Setup of run 1:
## uart_top
module  uart_top(
								input  clk,
								input  rst_n,
								input  din,
								input sw8,
								output  reg  [23:0] pic_out,
								output  reg [16:0] addr,
								output  reg wr_ram,
								output  tx,
								output  reg pic_done,    
								output  reg  pic_download,    
								output  reg [7:0] rgb_led
								);
Settings: LEC_CHECK=0, ABC_AREA=1, CAP_MARGIN=0, CORE_MARGIN=2, CORE_UTILIZATION=72, CTS_CLUSTER_DIAMETER=260, CTS_CLUSTER_SIZE=72, GPL_ROUTABILITY_DRIVEN=1, GPL_TIMING_DRIVEN=1, PLACE_DENSITY=0.36, SETUP_SLACK_MARGIN=-0.08, SLEW_MARGIN=20; clock period 2.2 ns.
run.sh (not shown) runs the stock make flow with config.mk's settings and CLKGATE_MAP_FILE=.
What the final checks of run 1 revealed, after a flow that finished every stage, was a layout that fails on negative hold slack, negative setup slack.
The following lists how run 2 was set up differently from run 1:
Settings: GPL_TIMING_DRIVEN no longer set, was 1; SETUP_SLACK_MARGIN no longer set, was -0.08; CTS_CLUSTER_SIZE no longer set, was 72; GPL_ROUTABILITY_DRIVEN no longer set, was 1; PLACE_DENSITY no longer set, was 0.36; TNS_END_PERCENT now 20, previously not set; CTS_CLUSTER_DIAMETER no longer set, was 260; CAP_MARGIN now 40, was 0; the clock period (ns, I/O delays scaled along) now 7.49, was 2.2.
--- outcome ---
Run 2 has completed all stages; timing, DRC and antenna checks passed.
Global-route usage (higher): run 1
Compared with run 1, run 2 ends up with less cell area.
Total power, run 2 and run 1: smaller value in run 2
Of run 2 and run 1, the higher detail-routed via count per cell belongs to run 1.
When run 2 is measured against run 1, its signed area change from the synthesized netlist to the final layout turns out 6.1 points lower.
Diff run 1 -> run 2: met2 routed wirelength decreased by about 20% relative to the old numbers; final weighted congestion of routability-driven global placement decreased by 4.9% relative to the old numbers; sequential portion of the cell area increased by 2.4 points relative to the old numbers; final critical-path share of the clock period decreased by 89 points relative to the old numbers.
The following lists how run 3 was set up differently from run 2:
Settings: a deleted ABC_AREA that had been 1; a change of CORE_UTILIZATION from 72 to 40; a change of CAP_MARGIN from 40 to 20; a deleted TNS_END_PERCENT that had been 20; a change of the clock period (ns, I/O delays scaled along) from 7.49 to 10.0.
--- outcome ---
Run 3 gives more maximum cell stage delay along the critical path than run 2 did. Diff run 3 and run 2: register-to-register slack lower in run 2. Compared with run 2, run 3 shows a lower fraction of the core area occupied by cells at floorplan. Comparing number of clock buffers in the layout for run 3 and run 2, the smaller number came from run 3. Looking at share of the synthesized netlist area taken by xor and xnor gates, run 3 sits 2.0 points above run 2. Summary: with run 2 as the reference, power consumed by the clock network in run 3 moved down by more than 10%. Between run 2 and run 3, the flow reports number of non-clock inverters in the layout decreasing by more than half. Re yosys stat chip area: run 2 was higher than run 3. Taking run 2 as the reference, in run 3 yosys stat cell total -29%; die area +7100 um2.
Modified inputs, run 4 compared to run 3
Settings: CTS_CLUSTER_SIZE now 100, previously not set; CORE_UTILIZATION now 66, was 40; CTS_CLUSTER_DIAMETER now 375, previously not set; TNS_END_PERCENT now 5, previously not set; SETUP_SLACK_MARGIN now -0.96, previously not set; CORE_ASPECT_RATIO now 0.5, previously not set.
Run 4 — worst max-slew margin expressed relative to the limit 6.2 points lower, run 3 as reference. A capturing instance or port of the critical path of uart_rx.dout[3]$_DFFE_PN0P_ is what run 3 shows, while uart_rx.dout[7]$_DFFE_PN0P_ belongs to run 4. Run 4 vs run 3, longest individual stage delay on the worst path went down by 40 ps. Run 4 vs. run 3: post-detailed-placement half-perimeter wirelength did not really move; data arrival time of the critical path now sits lower. Changes observed in run 4 relative to run 3: routed wire length went up, fraction of power spent switching nets -0.46 points, final period demand of the worst path shrank by 25 ps, all-layer global routing usage +10 points. Compare run 4 and run 3 | area growth from synthesis to final layout lower: run 4. Of run 4 and run 3, run 3 shows the lower fraction of area in multi-input gates, with run 4 above it. Looking at run 4 and run 3, the area of combinational cells with multiple inputs is a wash.
For run 5, these inputs were changed with respect to run 4:
Settings: CORE_ASPECT_RATIO: 0.5 -> unset; CORE_UTILIZATION: 66 -> 49; TNS_END_PERCENT: 5 -> unset; SLEW_MARGIN: 20 -> 5; HOLD_SLACK_MARGIN: unset -> 0.04; CELL_PAD_IN_SITES_GLOBAL_PLACEMENT: unset -> 1; CTS_CLUSTER_SIZE: 100 -> 60; CTS_CLUSTER_DIAMETER: 375 -> 343; SETUP_SLACK_MARGIN: -0.96 -> 1.72; GPL_TIMING_DRIVEN: unset -> 0.
--- outcome ---
- Run 5 against run 4: clock power share grew by 1.5 points; share of the cycle needed by the critical path after routing grew by 1.3 points; tightest hold margin held steady; peak supply drop grew by 6.7%.
- Taking run 4 over run 5, the count of buffers not belonging to the clock network in the layout ratio works out to 0.73.
- Against run 4 as the reference, run 5 delivers a lower number of global-route vias before repair.
- Note that the via count recorded for run 4 amounts to 1.05 times the value seen in run 5.
- Run 5: share of final layout cell area taken by non-clock buffers is 1.2 points higher than what run 4 reported.
- Between run 5 and run 4, total wire length after detailed routing is lower for run 5, run 4 comes in above that.
Inputs modified between run 5 and run 6:
Settings: CORE_ASPECT_RATIO now 1.5, previously not set; CORE_MARGIN now 3, was 2; GPL_ROUTABILITY_DRIVEN now 0, previously not set; CELL_PAD_IN_SITES_DETAIL_PLACEMENT now 1, previously not set; CORE_UTILIZATION now 43, was 49.
--- outcome ---
Compared run 6 against run 5; static leakage within noise. Smallest setup slack after layout (run 6 over run 5): decrease, 63 ps. From run 5 to run 6, area of the synthesized netlist per yosys stat did not move at all. Run 6 — final critical delay including setup and external delays 63 ps higher, run 5 as reference. | number of iterations in the first detailed-routing pass | run 6 vs run 5 | ≈ equal |. From run 5 to run 6 the numbers moved as follows: maximum achievable frequency has decreased, via count went up.

---

uart_top again, from the RTL that the note above started with.
clock: 4.73 ns
lec_check: 0
cap_margin: 40
cell_pad_in_sites_detail_placement: 0
core_margin: 2
core_utilization: 26
cts_cluster_diameter: 252
cts_cluster_size: 48
gpl_timing_driven: 0
min_routing_layer: met2
setup_slack_margin: 0.16
slew_margin: 10
tns_end_percent: 100
Next try:
Settings changed: ABC_AREA set to 0, CAP_MARGIN 40 to 0, CELL_PAD_IN_SITES_DETAIL_PLACEMENT 0 to not set, CORE_UTILIZATION 26 to 70, CTS_CLUSTER_DIAMETER 252 to not set, CTS_CLUSTER_SIZE 48 to 23, GPL_TIMING_DRIVEN 0 to not set, MIN_ROUTING_LAYER met2 to not set, SETUP_SLACK_MARGIN 0.16 to 0.57, SLEW_MARGIN 10 to 20, TNS_END_PERCENT 100 to not set.
Clock period 4.73 ns to 2.04 ns, I/O delays scaled along.
After rerunning:
- With this change the flow died in clock tree synthesis (4_1_cts) (DPL-0038)
- die area is lower by well over a third
- synthesized cell count is unchanged
- area after synthesis does not change
Next try:
Settings changed: ABC_AREA 0 to 1, CAP_MARGIN 0 to 20, CORE_UTILIZATION 70 to 72, CTS_CLUSTER_SIZE 23 to 94, SETUP_SLACK_MARGIN 0.57 to not set, TNS_END_PERCENT set to 10.
The new run completed, yet does not pass: hold timing, setup timing.
Synthesized cell count grows by 41%.
Synthesized area climbs by 5.4%.
Die size is higher by 2.4%.
Next try:
Settings changed: CTS_CLUSTER_SIZE 94 to not set, TNS_END_PERCENT 10 to not set.
Clock period 2.04 ns to 2.58 ns, I/O delays scaled along.
With this change the flow finished but failed the layout checks on setup timing.
Worst setup slack gets better by 280 ps.
Die size does not change.
Clock power shrinks by 9.4%.
Total power fell by 17%.
Power is estimated from default activity; no workload was simulated.
